== yarrow ==
==> flow/design.v (excerpt) <==
module GameModeEazy(
input wire clk,
input wire rst,
input wire load,
input wire [63:0] load_board,
input wire [3:0]btn,
input wire [3:0]mode,
output wire [63:0] num,
output wire [15:0] judge
    );
For scale: about 6,800 cells after synthesis.
==> flow/config.mk <==
export PLATFORM = sky130hd
export DESIGN_NAME = GameModeEazy
export DESIGN_NICKNAME = GameModeEazy
export VERILOG_FILES = /design/flow/design.v
export SDC_FILE = /design/flow/constraint.sdc
export NUM_CORES = 4
export LEC_CHECK = 0
export ABC_AREA = 0
export CAP_MARGIN = 30
export CELL_PAD_IN_SITES_GLOBAL_PLACEMENT = 2
export CORE_MARGIN = 10
export CORE_UTILIZATION = 59
export CTS_CLUSTER_SIZE = 85
export GPL_ROUTABILITY_DRIVEN = 1
export MAX_ROUTING_LAYER = met5
export PLACE_DENSITY = 0.95
export SETUP_SLACK_MARGIN = 1.23
export SLEW_MARGIN = 20
==> flow/constraint.sdc <==
create_clock -name core_clock -period 25.1 [get_ports {clk}]
set_input_delay 5.0200 -clock core_clock [delete_from_list [all_inputs] [get_ports {clk}]]
set_output_delay 5.0200 -clock core_clock [all_outputs]
set_load 0.01 [all_outputs]
run.sh (not shown) runs the stock make flow with config.mk's settings and CLKGATE_MAP_FILE=.
yarrow is listed as incomplete: the tool reported an error in global placement without I/O (3_1_place_gp_skip_io) and the run ended there.
The following lists how tundra was set up differently from yarrow:
- removing MAX_ROUTING_LAYER (formerly met5)
- removing PLACE_DENSITY (formerly 0.95)
- changing CORE_UTILIZATION from 59 to 30
- removing CTS_CLUSTER_SIZE (formerly 85)
- removing CELL_PAD_IN_SITES_GLOBAL_PLACEMENT (formerly 2)
- removing SETUP_SLACK_MARGIN (formerly 1.23)
- removing ABC_AREA (formerly 0)
- changing CORE_MARGIN from 10 to 2
- changing CAP_MARGIN from 30 to 20
- changing the clock period (ns, I/O delays scaled along) from 25.1 to 27.6
[summary]
Among yarrow and tundra, the run that stopped before the end is yarrow, and it is the only one. As the logs show, yarrow stopped at global placement without I/O (3_1_place_gp_skip_io) after a tool error, so it never reached the end of the flow. Per the comparison of tundra with yarrow, basic-gate share of the synthesized area counting and, or, nand and nor cells barely changed; complex-gate fraction of the synthesized area about even. As far as post-synthesis cell count from yosys goes, yarrow and tundra are indistinguishable; the numbers are identical. Lower floorplan die width was reported by yarrow, not tundra. In tundra the y dimension of the die turned out 95 um higher than in yarrow. Compared with yarrow, tundra shows a placeable core region that is about 100% higher. Changes observed in tundra relative to yarrow: floorplan-stage core utilization has decreased, number of cells produced by synthesis shows no meaningful change, cell row count grew by about 40%. Of the two candidates, yarrow has the better die size and tundra the worse one. Yosys synthesis chip area: yarrow vs tundra identical.
Changes in quartz relative to tundra:
- CORE_UTILIZATION: 30 -> 51
- the clock period (ns, I/O delays scaled along): 27.6 -> 21.3
## What came out
- The log for quartz ends in global routing (5_1_grt) with error GRT-0232, so the run never completed.
- tundra -> quartz: synthesized cell count delta 0, exact match
- On floorplan core area, tundra loses to quartz.
- Going from tundra to quartz, routability congestion estimate from global placement went up by 16%, number of buffers inserted to repair setup after CTS went up by 247, share of synthesized area occupied by flip-flops and latches was more or less identical, number of standard-cell rows in the floorplan went down by 24%.
- Re width of the die: tundra and quartz aren't equal, and the higher value belongs to tundra.
- quartz against tundra: height of the chip now sits lower, count of cells resized by post-cts repair +386, area after detailed placement +15,000 um2, die area has decreased.
## Diff of input files: maple against quartz
- a change of CORE_UTILIZATION from 51 to 41
- a change of the clock period (ns, I/O delays scaled along) from 21.3 to 27.6
### Flow results
- maple was carried through to the last stage, and its layout satisfied the timing, design-rule and antenna checks.
- Compared with quartz, maple shows die height higher by 34 um.
- Width of the die in maple is 11% above quartz.
- Note that the final weighted congestion in routability-driven placement recorded for quartz amounts to 1.12 times the value seen in maple.
- As far as top-level I/O count goes, quartz and maple are indistinguishable; the numbers are identical.
- Area of placed instances (maple vs. quartz) decreases by more than a quarter
- Diff maple..quartz | cell count after synthesis | unchanged
- quartz -> maple: cell area after synthesis flat
- Comparing floorplan-stage core utilization for maple and quartz, the smaller number came from maple.
- Number of buffers inserted to repair setup after CTS, maple and quartz: smaller value in maple
